JK:
// breakout
module breakout(
		input clk,
		input reset_button,
		input start_button,
		input left_button,
		input right_button,
		input ball_tick,
		input paddle_tick,
		output [5:0] RGB,
		output hsync,
		output vsync,
		output [3:0] tono
    );
==> flow/config.mk <==
export PLATFORM = sky130hd
export DESIGN_NAME = breakout
export DESIGN_NICKNAME = breakout
export VERILOG_FILES = /design/flow/design.v
export SDC_FILE = /design/flow/constraint.sdc
export NUM_CORES = 4
export LEC_CHECK = 0
export ABC_AREA = 1
export CAP_MARGIN = 20
export CELL_PAD_IN_SITES_DETAIL_PLACEMENT = 0
export CELL_PAD_IN_SITES_GLOBAL_PLACEMENT = 1
export CORE_ASPECT_RATIO = 1.18
export CORE_MARGIN = 8
export CORE_UTILIZATION = 40
export CTS_CLUSTER_DIAMETER = 101
export CTS_CLUSTER_SIZE = 52
export GPL_TIMING_DRIVEN = 0
export HOLD_SLACK_MARGIN = 0.07
export MAX_ROUTING_LAYER = met4
export SETUP_SLACK_MARGIN = 1.68
export SLEW_MARGIN = 40
==> flow/constraint.sdc <==
create_clock -name core_clock -period 40.0 [get_ports {clk}]
set_input_delay 8.0000 -clock core_clock [delete_from_list [all_inputs] [get_ports {clk}]]
set_output_delay 8.0000 -clock core_clock [all_outputs]
set_load 0.01 [all_outputs]
run.sh (not shown) runs the stock make flow with config.mk's settings and CLKGATE_MAP_FILE=.
JK reached the final stage; the timing, design-rule and antenna checks on its layout passed.
diff inputs: JK => MS
- removing CORE_ASPECT_RATIO (formerly 1.18)
- changing SLEW_MARGIN from 40 to 20
- removing GPL_TIMING_DRIVEN (formerly 0)
- removing CELL_PAD_IN_SITES_GLOBAL_PLACEMENT (formerly 1)
- removing MAX_ROUTING_LAYER (formerly met4)
- removing CTS_CLUSTER_SIZE (formerly 52)
- changing CORE_UTILIZATION from 40 to 72
- changing SETUP_SLACK_MARGIN from 1.68 to 0.94
- changing CORE_MARGIN from 8 to 2
- removing CELL_PAD_IN_SITES_DETAIL_PLACEMENT (formerly 0)
- removing HOLD_SLACK_MARGIN (formerly 0.07)
- removing CTS_CLUSTER_DIAMETER (formerly 101)
- changing CAP_MARGIN from 20 to 0
- setting PLACE_DENSITY to 0.39 for the first time
- changing the clock period (ns, I/O delays scaled along) from 40.0 to 12.5
[summary]
- MS finished every step from synthesis to the final layout, and the layout passed the timing, design-rule and antenna checks.
- MS ends up with higher global placer's final weighted congestion than JK does.
- Of the two values seen for critical path startpoint, start_button was produced by JK and bola.address[0] by MS.
- Post-layout period usage of the worst path for MS: 45 points up relative to JK
- From JK to MS the numbers moved as follows: netlist area before placement stayed essentially flat, total power rose by 7500 uW, worst slack at placement fell by 20.04 ns, number of endpoints with negative hold slack in the final report stayed essentially flat, final cell utilization of the core rose by 38 points.
- The run showing the smaller number of detailed-route iterations in the first pass is JK.
Input-level comparison between AL and MS:
- CTS_CLUSTER_DIAMETER: unset -> 358
- CORE_ASPECT_RATIO: unset -> 0.97
- CORE_UTILIZATION: 72 -> 66
- GPL_ROUTABILITY_DRIVEN: unset -> 0
- CAP_MARGIN: 0 -> 20
- SETUP_SLACK_MARGIN: 0.94 -> unset
- PLACE_DENSITY_LB_ADDON: unset -> 0.09
- MAX_ROUTING_LAYER: unset -> met4
- CELL_PAD_IN_SITES_GLOBAL_PLACEMENT: unset -> 0
- PLACE_DENSITY: 0.39 -> unset
- CELL_PAD_IN_SITES_DETAIL_PLACEMENT: unset -> 0
- the clock period (ns, I/O delays scaled along): 12.5 -> 19.8
## What came out
Depth of the worst register-to-register path was lower in the run labelled MS.
Startpoint-to-endpoint class of the critical path: reg2reg -> MS, in2reg -> AL
AL vs. MS: routed wire length saw a decrease, worst setup slack higher, synthesis-to-layout area growth decreased by 5.7 points relative to the old numbers.
Path length in cells of the critical path of AL falls short of that of MS by more than 10%.
Est. power | AL vs MS | AL lower
| final area | lower: AL |
Delta(standby leakage power, AL - MS) < 0
MS → AL: utilization now sits lower, die span in y increased by 2.8% relative to the old numbers.
A highest metal layer used by the detailed router of met4 is what AL shows, while met5 belongs to MS.
> inputs changed (AL -> TR)
- putting HOLD_SLACK_MARGIN at -0.07 where nothing was set
- putting PLACE_DENSITY at 0.71 where nothing was set
- clearing CORE_ASPECT_RATIO, which used to be 0.97
- putting TNS_END_PERCENT at 25 where nothing was set
- clearing MAX_ROUTING_LAYER, which used to be met4
- clearing PLACE_DENSITY_LB_ADDON, which used to be 0.09
- putting CTS_CLUSTER_SIZE at 62 where nothing was set
- swapping 66 for 53 in CORE_UTILIZATION
- swapping 20 for 10 in CAP_MARGIN
- swapping 0 for 1 in GPL_ROUTABILITY_DRIVEN
- clearing ABC_AREA, which used to be 1
- clearing CTS_CLUSTER_DIAMETER, which used to be 358
- swapping 0 for 2 in CELL_PAD_IN_SITES_DETAIL_PLACEMENT
- swapping 19.8 for 19.2 in the clock period (ns, I/O delays scaled along)
As the logs show, TR stopped at 3_5_place_dp after a tool error, so it never reached the end of the flow. Changes observed in TR relative to AL: number of rows created at floorplan grew by about 15%, proportion of synthesized area in mux cells grew by 1.8 points, die boundary height shows an increase of about 14%, chip area from the yosys synthesis statistics rose by about 1.3%, mapped cell area increased about 1.3%. [compare] base=AL new=TR: synthesized-area fraction occupied by adder cells shows a reduction of 0.20 points; die outline width shows an increase of about 10%. On number of cells produced by synthesis: between TR and AL, it ends up higher for AL. Distinct cell type count of the synthesized netlist of TR exceeds that of AL by more than a quarter.
diff inputs: TR => PW
- CAP_MARGIN changed from 10 to 20
- ABC_AREA newly set to 1
- PLACE_DENSITY removed (was 0.71)
- CELL_PAD_IN_SITES_DETAIL_PLACEMENT removed (was 2)
- GPL_ROUTABILITY_DRIVEN removed (was 1)
- CORE_UTILIZATION changed from 53 to 71
- CELL_PAD_IN_SITES_GLOBAL_PLACEMENT removed (was 0)
- HOLD_SLACK_MARGIN removed (was -0.07)
- TNS_END_PERCENT removed (was 25)
- CTS_CLUSTER_SIZE removed (was 62)
- the clock period (ns, I/O delays scaled along) changed from 19.2 to 23.1
Between PW and TR, it is PW whose area fraction in full adders, half adders and majority gates is higher, by 0.20 points.
Per the comparison of PW with TR, sequential element share of the synthesized area increased by 0.29 points relative to the old numbers, count of different cell masters after synthesis decreased by 36 relative to the old numbers.
Diff TR -> PW | synthesized cell area | decrease of 1.3%
In the floorplan summary, PW is listed with a die area less than that of TR.
Row core region area: PW lower / TR higher
PW: full flow OK, the timing, design-rule and antenna checks passed
Status(TR) = ERROR, stage = 3_5_place_dp

* * *

breakout again, from the RTL that the note above started with.
==> flow/config.mk <==
export PLATFORM = sky130hd
export DESIGN_NAME = breakout
export DESIGN_NICKNAME = breakout
export VERILOG_FILES = /design/flow/design.v
export SDC_FILE = /design/flow/constraint.sdc
export NUM_CORES = 4
export LEC_CHECK = 0
export ABC_AREA = 1
export CAP_MARGIN = 0
export CORE_MARGIN = 2
export CORE_UTILIZATION = 72
export CTS_CLUSTER_SIZE = 10
export PLACE_DENSITY = 0.78
export SETUP_SLACK_MARGIN = 0.94
export SLEW_MARGIN = 20
==> flow/constraint.sdc <==
create_clock -name core_clock -period 12.5 [get_ports {clk}]
set_input_delay 2.5000 -clock core_clock [delete_from_list [all_inputs] [get_ports {clk}]]
set_output_delay 2.5000 -clock core_clock [all_outputs]
set_load 0.01 [all_outputs]
==> next run, changes <==
- ABC_AREA: 1 -> 0
- CAP_MARGIN: 0 -> 20
- CELL_PAD_IN_SITES_DETAIL_PLACEMENT: default -> 2
- CORE_ASPECT_RATIO: default -> 0.63
- CORE_MARGIN: 2 -> 8
- CORE_UTILIZATION: 72 -> 47
- CTS_CLUSTER_DIAMETER: default -> 158
- CTS_CLUSTER_SIZE: 10 -> default
- GPL_TIMING_DRIVEN: default -> 1
- MIN_ROUTING_LAYER: default -> met1
- PLACE_DENSITY: 0.78 -> default
- PLACE_DENSITY_LB_ADDON: default -> 0.25
- SETUP_SLACK_MARGIN: 0.94 -> default
- SLEW_MARGIN: 20 -> 5
- clock period: 12.5 -> 29.8 ns (I/O delays scaled with it)
Now the flow did not get past detailed placement (3_5_place_dp), error DPL-0033.
Die area came out higher by well over a third.
Synthesized cell count falls by roughly a tenth.
Synthesized area is higher slightly.
==> next run, changes <==
- CAP_MARGIN: 20 -> 35
- CELL_PAD_IN_SITES_DETAIL_PLACEMENT: 2 -> default
- CELL_PAD_IN_SITES_GLOBAL_PLACEMENT: default -> 3
- CORE_ASPECT_RATIO: 0.63 -> 0.91
- CORE_MARGIN: 8 -> 2
- CORE_UTILIZATION: 47 -> 35
- CTS_CLUSTER_DIAMETER: 158 -> default
- CTS_CLUSTER_SIZE: default -> 57
- GPL_ROUTABILITY_DRIVEN: default -> 1
- MAX_ROUTING_LAYER: default -> met4
- MIN_ROUTING_LAYER: met1 -> met2
- PLACE_DENSITY_LB_ADDON: 0.25 -> default
- SLEW_MARGIN: 5 -> 25
- clock period: 29.8 -> 13.5 ns (I/O delays scaled with it)
Now the flow finished but fails on design-rule violations, negative setup slack; die size climbs by 22%; synthesized cell count stays the same; area after synthesis is unchanged.
==> next run, changes <==
- ABC_AREA: 0 -> default
- CAP_MARGIN: 35 -> 20
- CELL_PAD_IN_SITES_GLOBAL_PLACEMENT: 3 -> default
- CORE_ASPECT_RATIO: 0.91 -> default
- CORE_UTILIZATION: 35 -> 40
- CTS_CLUSTER_SIZE: 57 -> default
- GPL_ROUTABILITY_DRIVEN: 1 -> default
- GPL_TIMING_DRIVEN: 1 -> default
- MAX_ROUTING_LAYER: met4 -> default
- MIN_ROUTING_LAYER: met2 -> default
- SETUP_SLACK_MARGIN: default -> 5.0
- SLEW_MARGIN: 25 -> 20
- clock period: 13.5 -> 22.0 ns (I/O delays scaled with it)
=> The new run passed the timing, design-rule and antenna checks; design area drops by 10%; clock power falls by 45%; routed wire length goes down by 25%.

* * *

== try-willow ==
breakout again, from the RTL that the note above started with.
==> flow/design.v (excerpt) <==
module breakout(
		input clk,
		input reset_button,
		input start_button,
		input left_button,
		input right_button,
		input ball_tick,
		input paddle_tick,
		output [5:0] RGB,
		output hsync,
		output vsync,
		output [3:0] tono
    );
export LEC_CHECK = 0
export CAP_MARGIN = 20
export CELL_PAD_IN_SITES_DETAIL_PLACEMENT = 0
export CELL_PAD_IN_SITES_GLOBAL_PLACEMENT = 0
export CORE_ASPECT_RATIO = 0.97
export CORE_MARGIN = 2
export CORE_UTILIZATION = 71
export CTS_CLUSTER_DIAMETER = 37
export GPL_ROUTABILITY_DRIVEN = 0
export PLACE_DENSITY_LB_ADDON = 0.2
export SLEW_MARGIN = 20
export TNS_END_PERCENT = 5
create_clock -name core_clock -period 21.4 [get_ports {clk}]
The final layout from try-willow, which completed every stage, passed the timing, design-rule and antenna checks at the end of the flow.
Input-level comparison between try-umber and try-willow:
- changing PLACE_DENSITY_LB_ADDON from 0.2 to 0.02
- removing TNS_END_PERCENT (formerly 5)
- removing CELL_PAD_IN_SITES_GLOBAL_PLACEMENT (formerly 0)
- removing GPL_ROUTABILITY_DRIVEN (formerly 0)
- setting ABC_AREA to 1 for the first time
- setting SETUP_SLACK_MARGIN to 1.02 for the first time
- removing CTS_CLUSTER_DIAMETER (formerly 37)
- removing CORE_ASPECT_RATIO (formerly 0.97)
- changing CORE_UTILIZATION from 71 to 72
- removing CELL_PAD_IN_SITES_DETAIL_PLACEMENT (formerly 0)
- changing the clock period (ns, I/O delays scaled along) from 21.4 to 12.2
Results
Area after synthesis of try-umber falls short of that of try-willow slightly.
Comparing try-willow against try-umber, there is no change at all in number of cells on the worst hold path.
Between try-umber and try-willow, the clock insertion delay at the later pin of the skew report figures differ only marginally.
Of try-umber and try-willow, try-willow shows the higher setup slack, with try-umber below it.
Going from try-willow to try-umber, routed wire length grows by about 1%.
Diff try-willow -> try-umber | area figure in the yosys stat output | down slightly
Setup changes, try-umber to try-cedar
- setting GPL_ROUTABILITY_DRIVEN to 1 for the first time
- changing PLACE_DENSITY_LB_ADDON from 0.02 to 0.09
- setting CELL_PAD_IN_SITES_GLOBAL_PLACEMENT to 0 for the first time
- setting MAX_ROUTING_LAYER to met4 for the first time
- setting CTS_CLUSTER_DIAMETER to 358 for the first time
- setting CELL_PAD_IN_SITES_DETAIL_PLACEMENT to 0 for the first time
- setting CORE_ASPECT_RATIO to 0.97 for the first time
- changing SETUP_SLACK_MARGIN from 1.02 to 3.25
- setting HOLD_SLACK_MARGIN to 0.27 for the first time
Results
try-cedar finished all stages; layout check result: FAIL, due to negative setup slack. try-cedar — share of the cycle needed by the critical path after routing 5.7 points higher, try-umber as reference. Taking try-umber as the reference, in try-cedar portion of total power attributed to the clock network now smaller; register share of total power now smaller; fraction of standard cell area that is sequential now smaller; shortest period the worst path allows now larger. Delta (try-cedar minus try-umber): endpoint arrival time on the critical path increased 0.71 ns; power density over the cells increased 18 nW/um^2. Compared try-cedar against try-umber; pre-placement core utilization within noise. Compared with try-umber, in try-cedar maximum clock insertion buffer count roughly the same; combinational share of power now sits higher.
Input-level comparison between try-onyx and try-cedar:
- ABC_AREA removed (was 1)
- PLACE_DENSITY_LB_ADDON changed from 0.09 to 0.01
- GPL_ROUTABILITY_DRIVEN changed from 1 to 0
- HOLD_SLACK_MARGIN removed (was 0.27)
- SETUP_SLACK_MARGIN removed (was 3.25)
- CTS_CLUSTER_DIAMETER changed from 358 to 37
- CTS_CLUSTER_SIZE newly set to 81
- TNS_END_PERCENT newly set to 5
- MAX_ROUTING_LAYER removed (was met4)
- the clock period (ns, I/O delays scaled along) changed from 12.2 to 21.4
## What came out
- Relative to try-cedar, try-onyx improves post-place setup slack.
- Global-route total usage across every layer was higher in try-cedar than in try-onyx.
- Comparing highest cell delay on the worst timing path for try-onyx and try-cedar, the bigger number came from try-onyx.
- Compared to try-cedar, the router laid down less metal wire for try-onyx.
- The worst setup slack of try-onyx was superior to that of try-cedar.
- Of try-cedar and try-onyx, only try-onyx finishes the flow clean.
- [flow] try-cedar | stages: complete | final checks: fail | reason: negative setup slack
- try-onyx ended with less post-synthesis cell count from yosys than try-cedar.
- Going from try-cedar to try-onyx, area of the core region shows an increase of 290 sq um, relative contribution of the clock network to total power rose 11 points, clock-buffer cell count picked up an extra 38%.
Edits applied to the flow inputs when going from try-onyx to try-ember:
- setting ABC_AREA to 1 for the first time
- changing CAP_MARGIN from 20 to 15
- removing CTS_CLUSTER_SIZE (formerly 81)
- removing GPL_ROUTABILITY_DRIVEN (formerly 0)
- removing CELL_PAD_IN_SITES_GLOBAL_PLACEMENT (formerly 0)
- removing CORE_ASPECT_RATIO (formerly 0.97)
- changing CORE_UTILIZATION from 72 to 65
- removing CELL_PAD_IN_SITES_DETAIL_PLACEMENT (formerly 0)
- changing CTS_CLUSTER_DIAMETER from 37 to 285
- removing TNS_END_PERCENT (formerly 5)
- removing PLACE_DENSITY_LB_ADDON (formerly 0.01)
- changing the clock period (ns, I/O delays scaled along) from 21.4 to 12.2
[summary]
try-ember against try-onyx: area of the die moved up, count of clock-buffer cells in the layout now sits lower.
Going from try-onyx to try-ember, final design area excluding fillers now sits higher, multi-input combinational gate total +about 2%, post-route total power went up by 5.5 mW, non-clock buffer count went up by about 100%.
try-ember ends up with a clock network area share that is 1.7 points lower than in try-onyx.
Summary of try-ember over try-onyx: post-route worst setup slack now sits lower, share of total power in sequential cells decreased 4.4 points, worst setup timing slack at the placement stage lower.
On average instance area after synthesis: between try-ember and try-onyx, it ends up lower for try-ember.

* * *

Starting RTL as in the previous note.
clock: 21.4 ns
lec_check: 0
cap_margin: 20
cell_pad_in_sites_detail_placement: 0
cell_pad_in_sites_global_placement: 0
core_aspect_ratio: 0.97
core_margin: 2
core_utilization: 68
cts_cluster_diameter: 37
gpl_routability_driven: 0
place_density_lb_addon: 0.2
slew_margin: 20
tns_end_percent: 5
Rerun with:
CELL_PAD_IN_SITES_DETAIL_PLACEMENT = not set   (was 0)
CELL_PAD_IN_SITES_GLOBAL_PLACEMENT = not set   (was 0)
CORE_ASPECT_RATIO = not set   (was 0.97)
CORE_UTILIZATION = 66   (was 68)
CTS_CLUSTER_DIAMETER = not set   (was 37)
CTS_CLUSTER_SIZE = 37   (was not set)
GPL_ROUTABILITY_DRIVEN = not set   (was 0)
PLACE_DENSITY_LB_ADDON = not set   (was 0.2)
clock period = 36.1 ns   (was 21.4 ns; I/O delays follow)
Die area climbs by about 3%.
Synthesized area stays the same.
Routed wire length went up by 4.2%.
Utilization decreases by 4.0 points.
Count of clock-buffer cells in the layout decreases by 26.
Final area drops by about 3%.
Hold slack stays flat.
Sequential cell count is unchanged.
Sequential power went down by about 40%.
Rerun with:
CELL_PAD_IN_SITES_DETAIL_PLACEMENT = 1   (was not set)
CELL_PAD_IN_SITES_GLOBAL_PLACEMENT = 0   (was not set)
CORE_ASPECT_RATIO = 0.97   (was not set)
CORE_MARGIN = 9   (was 2)
CORE_UTILIZATION = 43   (was 66)
CTS_CLUSTER_DIAMETER = 37   (was not set)
CTS_CLUSTER_SIZE = not set   (was 37)
GPL_ROUTABILITY_DRIVEN = 0   (was not set)
HOLD_SLACK_MARGIN = 0.15   (was not set)
PLACE_DENSITY_LB_ADDON = 0.22   (was not set)
TNS_END_PERCENT = 25   (was 5)
clock period = 12.4 ns   (was 36.1 ns; I/O delays follow)
Now the flow finished with setup timing left.
Sequential share of layout area shrinks by 3.1 points.
Synthesized cell count does not change.
Wire length increases by 50%.
Via count went up by 18%.
Synthesized area does not change.
Power figures rest on the tool's default switching activity, not on a simulated workload.
